Setup of T:
==> flow/design.v (excerpt) <==
module Dmac_Top (
    input  logic        clk,
    input  logic        rst,
    input  logic        write,
    input  logic        HSel,
    input  logic [1:0]  STrans,
    input  logic [31:0] HWData,
    input  logic [31:0] HAddr,
    input  logic [31:0] MRData,
    input  logic        HReady,
    input  logic [1:0]  M_HResp,
    output logic HReadyOut,
    output logic [1:0] S_HResp,
    input  logic [1:0]  DmacReq,      
    input  logic        Bus_Grant,   
    output logic [31:0] MAddress,
    output logic [31:0] MWData,
    output logic [3:0]  MBurst_Size,
    output logic        MWrite,
    output logic [1:0]  MTrans,
    output logic [3:0]  MWStrb,
    output logic        Bus_Req,
    output logic        Interrupt,
    output logic [1:0]  ReqAck
);
Settings: LEC_CHECK=0, ABC_AREA=1, CAP_MARGIN=20, CORE_MARGIN=2, CORE_UTILIZATION=72, CTS_CLUSTER_DIAMETER=397, CTS_CLUSTER_SIZE=10, PLACE_DENSITY=0.4, SETUP_SLACK_MARGIN=0.95, SLEW_MARGIN=20; clock period 4.84 ns.
run.sh (not shown) runs the stock make flow with config.mk's settings and CLKGATE_MAP_FILE=.
Changes in R relative to T:
==> flow/config.mk <==
export PLATFORM = sky130hd
export DESIGN_NAME = Dmac_Top
export DESIGN_NICKNAME = Dmac_Top
export VERILOG_FILES = /design/flow/design.v
export SDC_FILE = /design/flow/constraint.sdc
export NUM_CORES = 4
export LEC_CHECK = 0
export CAP_MARGIN = 20
export CORE_MARGIN = 2
export CORE_UTILIZATION = 44
export PLACE_DENSITY = 0.6
export SLEW_MARGIN = 20
==> flow/constraint.sdc <==
create_clock -name core_clock -period 5.41 [get_ports {clk}]
set_input_delay 1.0820 -clock core_clock [delete_from_list [all_inputs] [get_ports {clk}]]
set_output_delay 1.0820 -clock core_clock [all_outputs]
set_load 0.01 [all_outputs]
Results
Taking T as the reference, in R logic depth of the worst setup path including buffers rose 2; post-synthesis instance total down 41%; power of the sequential group went down by about 23%.
When R is measured against T, its final clock period utilization by the worst path turns out 5.3 points higher.
Total area of sequential cells essentially unchanged between T and R.
[compare] base=T new=R: combinational-cell power consumption down about 80%; final instance count without filler cells down 26%.
Area fraction of clock buffers and clock inverters ends up higher on R.

## old
Starting RTL as in the previous note.
Design Dmac_Top, start of the top module:
module Dmac_Top (
    input  logic        clk,
    input  logic        rst,
    input  logic        write,
    input  logic        HSel,
    input  logic [1:0]  STrans,
    input  logic [31:0] HWData,
    input  logic [31:0] HAddr,
    input  logic [31:0] MRData,
    input  logic        HReady,
    input  logic [1:0]  M_HResp,
    output logic HReadyOut,
    output logic [1:0] S_HResp,
    input  logic [1:0]  DmacReq,      
    input  logic        Bus_Grant,   
    output logic [31:0] MAddress,
    output logic [31:0] MWData,
    output logic [3:0]  MBurst_Size,
    output logic        MWrite,
    output logic [1:0]  MTrans,
    output logic [3:0]  MWStrb,
    output logic        Bus_Req,
    output logic        Interrupt,
    output logic [1:0]  ReqAck
);
==> flow/config.mk <==
export PLATFORM = sky130hd
export DESIGN_NAME = Dmac_Top
export DESIGN_NICKNAME = Dmac_Top
export VERILOG_FILES = /design/flow/design.v
export SDC_FILE = /design/flow/constraint.sdc
export NUM_CORES = 4
export LEC_CHECK = 0
export CAP_MARGIN = 20
export CORE_MARGIN = 2
export CORE_UTILIZATION = 57
export CTS_CLUSTER_DIAMETER = 271
export PLACE_DENSITY = 0.77
export SLEW_MARGIN = 20
==> flow/constraint.sdc <==
create_clock -name core_clock -period 2.62 [get_ports {clk}]
set_input_delay 0.5240 -clock core_clock [delete_from_list [all_inputs] [get_ports {clk}]]
set_output_delay 0.5240 -clock core_clock [all_outputs]
set_load 0.01 [all_outputs]
In old the implementation completed, yet the final layout does not meet the checks, the culprit being negative setup slack.
--- input diff old..new ---
Settings: putting ABC_AREA at 1 where nothing was set; swapping 0.77 for 0.43 in PLACE_DENSITY; swapping 57 for 72 in CORE_UTILIZATION; clearing CTS_CLUSTER_DIAMETER, which used to be 271; swapping 2.62 for 2.91 in the clock period (ns, I/O delays scaled along).
[summary]
new did not make it past global routing, where a tool error ended it.
new vs old, die area went down by about 14%.
old → new: yosys synthesis chip area up 8.7%, mean instance size in the synthesized netlist saw a decrease.
Re post-synthesis share of cell area spent on and, or, nand and nor gates: new is 15 points up on old.
Compared with old, post-CTS setup repair buffer count in new increased by more than 100%.
Comparing new and old, placer congestion estimate is lower on old.

Starting RTL as in the previous note.
// Dmac_Top
module Dmac_Top (
    input  logic        clk,
    input  logic        rst,
    input  logic        write,
    input  logic        HSel,
    input  logic [1:0]  STrans,
    input  logic [31:0] HWData,
    input  logic [31:0] HAddr,
    input  logic [31:0] MRData,
    input  logic        HReady,
    input  logic [1:0]  M_HResp,
    output logic HReadyOut,
    output logic [1:0] S_HResp,
    input  logic [1:0]  DmacReq,      
    input  logic        Bus_Grant,   
    output logic [31:0] MAddress,
    output logic [31:0] MWData,
    output logic [3:0]  MBurst_Size,
    output logic        MWrite,
    output logic [1:0]  MTrans,
    output logic [3:0]  MWStrb,
    output logic        Bus_Req,
    output logic        Interrupt,
    output logic [1:0]  ReqAck
);
    logic con_sel, con_en, irq, con_new_sel, C_config;
    logic hold;
    logic channel_en_1, channel_en_2;
    Dmac_Main_Datapath datapath_inst (
        .clk            (clk),
        .rst            (rst),
        .write          (write),
        .HSel           (HSel),
        .STrans         (STrans),
        .channel_en_1   (channel_en_1),
        .channel_en_2   (channel_en_2),
        .HWData         (HWData),
        .HAddr          (HAddr),
        .MRData         (MRData),
        .HReady         (HReady),
        .M_HResp          (M_HResp),
        .con_en         (con_en),
        .con_sel        (con_sel),
        .C_config       (C_config),
        .irq            (irq),
        .con_new_sel    (con_new_sel),
        .MAddress       (MAddress),
        .MWData         (MWData),
        .MBurst_Size    (MBurst_Size),
        .MWrite         (MWrite),
  ...
==> flow/config.mk <==
export PLATFORM = sky130hd
export DESIGN_NAME = Dmac_Top
export DESIGN_NICKNAME = Dmac_Top
export VERILOG_FILES = /design/flow/design.v
export SDC_FILE = /design/flow/constraint.sdc
export NUM_CORES = 4
export LEC_CHECK = 0
export ABC_AREA = 1
export CAP_MARGIN = 20
export CORE_MARGIN = 2
export CORE_UTILIZATION = 72
export CTS_CLUSTER_DIAMETER = 370
export CTS_CLUSTER_SIZE = 10
export PLACE_DENSITY = 0.42
export SETUP_SLACK_MARGIN = 1.4
export SLEW_MARGIN = 20
export TNS_END_PERCENT = 5
==> flow/constraint.sdc <==
create_clock -name core_clock -period 4.77 [get_ports {clk}]
set_input_delay 0.9540 -clock core_clock [delete_from_list [all_inputs] [get_ports {clk}]]
set_output_delay 0.9540 -clock core_clock [all_outputs]
set_load 0.01 [all_outputs]
Then changed:
Settings changed: ABC_AREA 1 to default, CAP_MARGIN 20 to 15, CORE_ASPECT_RATIO from default to 0.71, CTS_CLUSTER_DIAMETER 370 to default, CTS_CLUSTER_SIZE 10 to 58, PLACE_DENSITY 0.42 to 0.36, SETUP_SLACK_MARGIN 1.4 to 0.41, TNS_END_PERCENT 5 to default.
Effect: This time the run completed, yet does not pass: negative setup slack. Maximum frequency came out lower by a little under a tenth. Synthesized cell count goes down by well over a third. Hold slack gains 0.0066 ns. Worst setup slack got worse by 0.38 ns. Synthesized area came out lower by a little under a tenth.
Then changed:
Settings changed: ABC_AREA from default to 1, CAP_MARGIN 15 to 20, CORE_ASPECT_RATIO 0.71 to default, CTS_CLUSTER_DIAMETER from default to 370, CTS_CLUSTER_SIZE 58 to default, PLACE_DENSITY 0.36 to 0.42, SETUP_SLACK_MARGIN 0.41 to 1.4.
Effect: The new run went through all stages and came out clean. Critical path depth increases by 3. Core utilization is about the same. Setup slack improves by 0.48 ns. Via count increases by well over a third. Fmax increases by roughly a tenth. Count of clock-buffer cells in the layout increases by 12. Routed wire length increases by roughly a tenth. Final cell count increases by well over a third. Worst hold slack degrades by 0.0042 ns.
Then changed:
Settings changed: ABC_AREA 1 to default, CORE_MARGIN 2 to 3, CORE_UTILIZATION 72 to 59, CTS_CLUSTER_DIAMETER 370 to 271, PLACE_DENSITY 0.42 to default, PLACE_DENSITY_LB_ADDON from default to 0.01, SETUP_SLACK_MARGIN 1.4 to 0.69.
The new run produced a clean layout.
Cell count goes down by 31%.
Sequential power came out lower by 14%.
First-iteration DRC count came out lower by 61%.
Core utilization drops by 15 points.
Fmax shrinks by 8.6%.
Total power fell by 20%.
Clock power is about the same.
Sequential cell count stays the same.
Then changed:
Settings changed: CORE_MARGIN 3 to 2, CORE_UTILIZATION 59 to 72, CTS_CLUSTER_DIAMETER 271 to 370, PLACE_DENSITY from default to 0.6, PLACE_DENSITY_LB_ADDON 0.01 to default, SETUP_SLACK_MARGIN 0.69 to default.
Outcome:
- This time the run finished with negative setup slack left
- final cell count goes down by a few percent
- worst setup slack got worse by 0.12 ns
- flip-flop count stays the same
- global-route usage goes up by 12 points
- clock skew barely changes
- synthesized cell count does not change
- count of clock-buffer cells in the layout goes down by 16
- hold slack improved by 0.0079 ns
- register-to-register slack got worse by 0.10 ns

Dmac_Top again, from the RTL that the note above started with.
Settings: LEC_CHECK=0, CAP_MARGIN=0, CELL_PAD_IN_SITES_DETAIL_PLACEMENT=2, CORE_MARGIN=2, CORE_UTILIZATION=60, CTS_CLUSTER_SIZE=81, MAX_ROUTING_LAYER=met4, PLACE_DENSITY=0.6, SLEW_MARGIN=20; clock period 10.0 ns.
The first run stopped in 3_5_place_dp.
Rerun with:
CAP_MARGIN = 20   (was 0)
CELL_PAD_IN_SITES_DETAIL_PLACEMENT = not set   (was 2)
MAX_ROUTING_LAYER = not set   (was met4)
Effect: With this change the flow passed the timing, DRC and antenna checks; die area does not change; synthesized area stays the same; synthesized cell count is unchanged.
Rerun with:
CORE_UTILIZATION = 40   (was 60)
CTS_CLUSTER_SIZE = not set   (was 81)
clock period = 10.1 ns   (was 10.0 ns; I/O delays follow)
Outcome: Global-route usage went down by 10 points. Non-clock buffer count went up by 3. Total power goes up by 0.44%. Synthesized area does not change. Design area goes up by about 1.4%. Setup slack improved by 0.16 ns. Critical path depth is higher by 1. Flip-flop count does not change. Sequential power drops by about 1%. Clock power went up by about 2%. Worst hold slack gains 0.0038 ns.
Rerun with:
CORE_UTILIZATION = 26   (was 40)
clock period = 14.6 ns   (was 10.1 ns; I/O delays follow)
Result:
- utilization falls by 16 points
- final area rose slightly
- sequential share of layout area is lower by 0.97 points
- routed wire length rose by a few percent
- total power falls by a quarter to a third
- non-clock buffer count drops by 6
- die area increases by well over a third

Setup of run 1:
Starting RTL as in the previous note.
Settings: LEC_CHECK=0, CAP_MARGIN=40, CORE_MARGIN=2, CORE_UTILIZATION=72, CTS_CLUSTER_DIAMETER=29, CTS_CLUSTER_SIZE=58, PLACE_DENSITY_LB_ADDON=0.01, SETUP_SLACK_MARGIN=1.4, SLEW_MARGIN=40, TNS_END_PERCENT=40; clock period 4.78 ns.
Run 1 did not finish: a tool error stopped it during global routing.
What run 2 does differently from run 1 at the input level:
Settings: changing CAP_MARGIN from 40 to 20; removing CTS_CLUSTER_DIAMETER (formerly 29); removing TNS_END_PERCENT (formerly 40); setting PLACE_DENSITY to 0.6 for the first time; removing CTS_CLUSTER_SIZE (formerly 58); changing SLEW_MARGIN from 40 to 20; removing SETUP_SLACK_MARGIN (formerly 1.4); removing PLACE_DENSITY_LB_ADDON (formerly 0.01); changing the clock period (ns, I/O delays scaled along) from 4.78 to 5.09.
### Flow results
- From the logs: run 2 reached the end of the flow and failed the layout checks with setup timing.
- As the logs show, run 1 stopped at global routing after a tool error, so it never reached the end of the flow.
- Per the comparison of run 2 with run 1, count of buffers added by post-CTS timing repair for setup down 45%, floorplan utilization roughly the same, port buffer count comparable.
### run 2 -> run 3
Settings: CORE_UTILIZATION changed from 72 to 42; the clock period (ns, I/O delays scaled along) changed from 5.09 to 8.59.
==> results <==
Of run 2 and run 3, run 2 shows the higher total routed wirelength, with run 3 below it. Summary: with run 2 as the reference, global-route wire length before repair in run 3 moved down by more than 10%. As far as final-report hold violation count goes, run 2 and run 3 are indistinguishable; the numbers are identical. The core of run 3 is less densely filled than that of run 2. Sort run 2 and run 3 by internal portion of total power asc -> top: run 3. Run 3: done, clean on timing, DRC and antenna. Higher via density per instance was reported by run 2, not run 3. For the overall power of the completed layout, run 3 came in about 40% lower than run 2 did. Share of total power in sequential cells came out lower on run 3 than on run 2.
diff inputs: run 3 => run 4
Settings: setting CTS_CLUSTER_SIZE to 36 for the first time; removing PLACE_DENSITY (formerly 0.6); changing CORE_UTILIZATION from 42 to 70; changing the clock period (ns, I/O delays scaled along) from 8.59 to 4.78.
--- outcome ---
Compared with run 3, last weighted congestion value of the routability-driven placer in run 4 increased by a few percent. Relative to run 3, final cell count without fillers decreased by about 10% in run 4. [flow] run 4 | stages: complete | final checks: fail | reason: setup timing. Delta (run 4 minus run 3): final cell utilization of the core higher; initial cell density of the core higher; final-layout non-clock buffer area share higher.

## indigo
Dmac_Top again, from the RTL that the note above started with.
Design Dmac_Top, start of the top module:
module Dmac_Top (
    input  logic        clk,
    input  logic        rst,
    input  logic        write,
    input  logic        HSel,
    input  logic [1:0]  STrans,
    input  logic [31:0] HWData,
    input  logic [31:0] HAddr,
    input  logic [31:0] MRData,
    input  logic        HReady,
    input  logic [1:0]  M_HResp,
    output logic HReadyOut,
    output logic [1:0] S_HResp,
    input  logic [1:0]  DmacReq,      
    input  logic        Bus_Grant,   
    output logic [31:0] MAddress,
    output logic [31:0] MWData,
    output logic [3:0]  MBurst_Size,
    output logic        MWrite,
    output logic [1:0]  MTrans,
    output logic [3:0]  MWStrb,
    output logic        Bus_Req,
    output logic        Interrupt,
    output logic [1:0]  ReqAck
);
    logic con_sel, con_en, irq, con_new_sel, C_config;
    logic hold;
    logic channel_en_1, channel_en_2;
    Dmac_Main_Datapath datapath_inst (
        .clk            (clk),
        .rst            (rst),
        .write          (write),
        .HSel           (HSel),
        .STrans         (STrans),
        .channel_en_1   (channel_en_1),
        .channel_en_2   (channel_en_2),
        .HWData         (HWData),
        .HAddr          (HAddr),
        .MRData         (MRData),
        .HReady         (HReady),
        .M_HResp          (M_HResp),
        .con_en         (con_en),
        .con_sel        (con_sel),
        .C_config       (C_config),
        .irq            (irq),
        .con_new_sel    (con_new_sel),
        .MAddress       (MAddress),
  ...
export LEC_CHECK = 0
export CAP_MARGIN = 40
export CELL_PAD_IN_SITES_DETAIL_PLACEMENT = 2
export CELL_PAD_IN_SITES_GLOBAL_PLACEMENT = 2
export CORE_ASPECT_RATIO = 1.26
export CORE_MARGIN = 10
export CORE_UTILIZATION = 40
export CTS_CLUSTER_DIAMETER = 279
export GPL_ROUTABILITY_DRIVEN = 0
export GPL_TIMING_DRIVEN = 1
export MAX_ROUTING_LAYER = met4
export PLACE_DENSITY_LB_ADDON = 0.04
export SLEW_MARGIN = 15
create_clock -name core_clock -period 6.15 [get_ports {clk}]
> inputs changed (indigo -> nickel)
Settings: a change of SLEW_MARGIN from 15 to 20; a change of CORE_UTILIZATION from 40 to 57; an added PLACE_DENSITY of 0.6; a deleted GPL_TIMING_DRIVEN that had been 1; a deleted MAX_ROUTING_LAYER that had been met4; a change of CAP_MARGIN from 40 to 20; a deleted PLACE_DENSITY_LB_ADDON that had been 0.04; a change of CORE_MARGIN from 10 to 2; a deleted CORE_ASPECT_RATIO that had been 1.26; a deleted CELL_PAD_IN_SITES_GLOBAL_PLACEMENT that had been 2; a deleted CELL_PAD_IN_SITES_DETAIL_PLACEMENT that had been 2; a deleted GPL_ROUTABILITY_DRIVEN that had been 0; a deleted CTS_CLUSTER_DIAMETER that had been 279; a change of the clock period (ns, I/O delays scaled along) from 6.15 to 5.59.
Findings:
Higher row count among nickel and indigo: indigo
nickel ended with less share of power burned in combinational logic than indigo.
Minimum setup slack in the final design delta (indigo -> nickel): insignificant
Between nickel and indigo, the worst hold slack figures differ only marginally.
Edits applied to the flow inputs when going from nickel to tundra:
Settings: ABC_AREA now 1, previously not set; CORE_UTILIZATION now 71, was 57; the clock period (ns, I/O delays scaled along) now 2.6, was 5.59.
--- outcome ---
Flow for tundra halted at global routing (5_1_grt), error code GRT-0232.
Setup slack at placement: tundra < nickel
Synthesized area in tundra vs nickel: up about 9%
nickel reports its main kind of combinational logic by area as multiplexers while tundra reports simple AND/OR/NAND/NOR gates.
[tundra] chip area estimate from yosys synthesis rose about 9% relative to nickel
Going from nickel to tundra, core utilization at floorplan grew by 14 points, multiplexer fraction of the synthesized cell area shrank by 14 points, post-synthesis share of cell area spent on and-or and or-and gates grew by 1.5 points, post-CTS setup buffer count grew by 78, synthesized cell count grew by 69%.
What xenon does differently from tundra at the input level:
Settings: CTS_CLUSTER_DIAMETER now 29, previously not set; CORE_UTILIZATION now 16, was 71; ABC_AREA no longer set, was 1; SETUP_SLACK_MARGIN now 1.42, previously not set; the clock period (ns, I/O delays scaled along) now 4.89, was 2.6.
--- outcome ---
xenon completed end to end with timing, DRC and antenna clean.
Relative to tundra, the post-synthesis cell count measured on xenon has decreased by more than a quarter.
As of xenon, die width had risen by more than 100% compared to tundra.
xenon ended up with a higher post-placement cell count than tundra did.
Area fraction in compound gates after synthesis ended up 1.5 points lower on xenon than on tundra.
Summary of xenon over tundra: post-cts sizing count now sits lower, average size of a mapped cell shows an increase of 5.2 um2.
[compare] base=tundra new=xenon: cell count in the Yosys report dropped 41%; adder and majority gate portion of the synthesized area barely changed.
Synthesized area on xenon is ahead of tundra.
Note that the count of unique library cells instantiated by Yosys recorded for xenon amounts to 1.5 times the value seen in tundra.
Power is estimated from default activity; no workload was simulated.
